==> inputs of 11-03 <==
==> flow/design.v <==
module axi_lite_slave (
    input  logic        aclk,
    input  logic        aresetn,
    input  logic        awvalid,
    output logic        awready,
    input  logic [31:0] awaddr,
    input  logic        wvalid,
    output logic        wready,
    input  logic [31:0] wdata,
    input  logic [3:0]  wstrb,
    output logic        bvalid,
    input  logic        bready,
    output logic [1:0]  bresp,
    input  logic        arvalid,
    output logic        arready,
    input  logic [31:0] araddr,
    output logic        rvalid,
    input  logic        rready,
    output logic [31:0] rdata,
    output logic [1:0]  rresp
);
logic [31:0] registers [16];
wire [31:0] debug_reg0 = registers[0];
wire [31:0] debug_reg1 = registers[1];
wire [31:0] debug_reg2 = registers[2];
wire [31:0] debug_reg3 = registers[3];
wire [31:0] debug_reg4 = registers[4];
wire [31:0] debug_reg5 = registers[5];
typedef enum logic [1:0] {
    W_IDLE, W_WAIT_DATA, W_RESP
} write_state_t;
write_state_t write_state;
logic [31:0] write_addr_reg;
logic [1:0] bresp_reg;
logic [1:0] rresp_reg;
logic [31:0] rdata_reg;
always_ff @(posedge aclk or negedge aresetn) begin
    if (!aresetn) begin
        write_state <= W_IDLE;
        awready <= 1'b1;        
        wready <= 1'b0;
        bvalid <= 1'b0;
        write_addr_reg <= 32'h0;
        bresp_reg <= 2'b00;     
        for (int i = 0; i < 16; i++) registers[i] <= 32'h0;
    end else begin
        case (write_state)
            W_IDLE: begin
                awready <= 1'b1;
                if (awvalid && awready) begin
                    write_addr_reg <= awaddr;
                    write_state <= W_WAIT_DATA;
                    awready <= 1'b0;
                    wready <= 1'b1;
                    bresp_reg <= (awaddr[5:2] < 16) ? 2'b00 : 2'b10;
                end
            end
            W_WAIT_DATA: begin
                if (wvalid && wready) begin
                    if (write_addr_reg[5:2] < 16) begin
                        for (int i = 0; i < 4; i++) begin
                            if (wstrb[i])
                                registers[write_addr_reg[5:2]][i*8 +: 8] <= wdata[i*8 +: 8];
                        end
                    end
                    write_state <= W_RESP;
                    wready <= 1'b0;
                    bvalid <= 1'b1;
                end
            end 
            W_RESP: begin
                if (bvalid && bready) begin
                    bvalid <= 1'b0;
                    write_state <= W_IDLE;
                end
            end
        endcase
    end
end
always_ff @(posedge aclk or negedge aresetn) begin
    if (!aresetn) begin
        arready <= 1'b1;
        rvalid <= 1'b0;
        rresp_reg <= 2'b00;      
        rdata_reg <= 32'h0;     
    end else begin
        if (arvalid && arready) begin
            rdata_reg <= (araddr[5:2] < 16) ? registers[araddr[5:2]] : 32'hDEADBEEF;
            rresp_reg <= (araddr[5:2] < 16) ? 2'b00 : 2'b10;
            arready <= 1'b0;
            rvalid <= 1'b1;
        end else if (rvalid && rready) begin
            rvalid <= 1'b0;
            arready <= 1'b1;
        end
    end
end
assign bresp = bresp_reg;
assign rresp = rresp_reg;
assign rdata = rdata_reg;
endmodule
==> flow/run.sh <==
#!/bin/bash
# the make line also repeats each setting of config.mk as NAME=value (left out here)
make -C /OpenROAD-flow-scripts/flow DESIGN_CONFIG=/design/flow/config.mk WORK_HOME=/design/flow/orfs CLKGATE_MAP_FILE= finish
==> flow/config.mk <==
export PLATFORM = sky130hd
export DESIGN_NAME = axi_lite_slave
export DESIGN_NICKNAME = axi_lite_slave
export VERILOG_FILES = /design/flow/design.v
export SDC_FILE = /design/flow/constraint.sdc
export NUM_CORES = 4
export LEC_CHECK = 0
export ABC_AREA = 1
export CAP_MARGIN = 20
export CORE_MARGIN = 2
export CORE_UTILIZATION = 72
export CTS_CLUSTER_SIZE = 41
export HOLD_SLACK_MARGIN = 0.26
export PLACE_DENSITY = 0.78
export SETUP_SLACK_MARGIN = -0.13
export SLEW_MARGIN = 20
==> flow/constraint.sdc <==
create_clock -name core_clock -period 1.37 [get_ports {aclk}]
set_input_delay 0.2740 -clock core_clock [delete_from_list [all_inputs] [get_ports {aclk}]]
set_output_delay 0.2740 -clock core_clock [all_outputs]
set_load 0.01 [all_outputs]
==> inputs of 04-24, as changes to 11-03 <==
- CORE_UTILIZATION: 72 -> 63
- CTS_CLUSTER_SIZE: 41 -> default
- HOLD_SLACK_MARGIN: 0.26 -> 0.05
- PLACE_DENSITY: 0.78 -> 0.6
- SETUP_SLACK_MARGIN: -0.13 -> default
==> flow/constraint.sdc (replaced) <==
create_clock -name core_clock -period 3.31 [get_ports {aclk}]
set_input_delay 0.6620 -clock core_clock [delete_from_list [all_inputs] [get_ports {aclk}]]
set_output_delay 0.6620 -clock core_clock [all_outputs]
set_load 0.01 [all_outputs]
==> tab_implementation.tex <==
% Implementation results table
\begin{tabular}{lr}
\hline
Metric & Value \\
\hline
\multicolumn{2}{l}{\textbf{Job}} \\
Number of OpenROAD warnings & 84 \\
\multicolumn{2}{l}{\textbf{Final layout}} \\
Comb area & 0.00958 mm² \\
Filler cells & 3114 \\
Register share of the cell area & 50.3\% \\
\multicolumn{2}{l}{\textbf{Final timing}} \\
Clock period minus final worst setup slack & 2.45 ns \\
Worst Skew & 0.0165 ns \\
Achievable Freq & 0.408 GHz \\
\multicolumn{2}{l}{\textbf{Detailed routing}} \\
Vias per cell & 5.79 \\
Total routed wirelength & 65.3 mm \\
\multicolumn{2}{l}{\textbf{Power and ir drop}} \\
Sequential power share & 48.8\% \\
Power in sequential cells & 8.18 mW \\
\multicolumn{2}{l}{\textbf{Worst setup path}} \\
Crit Path Category & input port to flop \\
Delay contributed by the slowest stage of the critical path & 0.63 ns \\
\multicolumn{2}{l}{\textbf{Clocking}} \\
Clock-pin slew reported for the worst setup and hold paths after clock tree synthesis & 0.06 ns \\
\multicolumn{2}{l}{\textbf{Placed design}} \\
Placed cell count & 3513 \\
\multicolumn{2}{l}{\textbf{Run status}} \\
Status & no timing/DRC/antenna violations \\
\hline
\end{tabular}
the above is filed under 04-24

==> tab_implementation.tex <==
% Implementation results table
\begin{tabular}{lr}
\hline
Metric & Value \\
\hline
\multicolumn{2}{l}{\textbf{Run status}} \\
Status & failed layout checks \\
Layout Check Failures & negative setup slack \\
\multicolumn{2}{l}{\textbf{Detailed routing}} \\
Total routed wirelength & 82.6 mm \\
Vias per cell & 6.60 \\
\multicolumn{2}{l}{\textbf{Power and ir drop}} \\
Power in sequential cells & 20.0 mW \\
\multicolumn{2}{l}{\textbf{Final layout}} \\
Comb area & 0.00997 mm² \\
Filler cells & 1392 \\
\multicolumn{2}{l}{\textbf{Final timing}} \\
Worst Skew & 0.0171 ns \\
Final number of setup-violating endpoints & 578 \\
Clock period minus final worst setup slack & 1.70 ns \\
Final Worst Setup Slack & -0.328 ns \\
\multicolumn{2}{l}{\textbf{Clocking}} \\
Clock-pin slew reported for the worst setup and hold paths after clock tree synthesis & 0.07 ns \\
\multicolumn{2}{l}{\textbf{Placed design}} \\
Placed cell count & 3588 \\
\multicolumn{2}{l}{\textbf{Worst setup path}} \\
Crit Path Category & flop to flop \\
\hline
\end{tabular}
the above is filed under 11-03

Power and IR drop assume default switching activity.
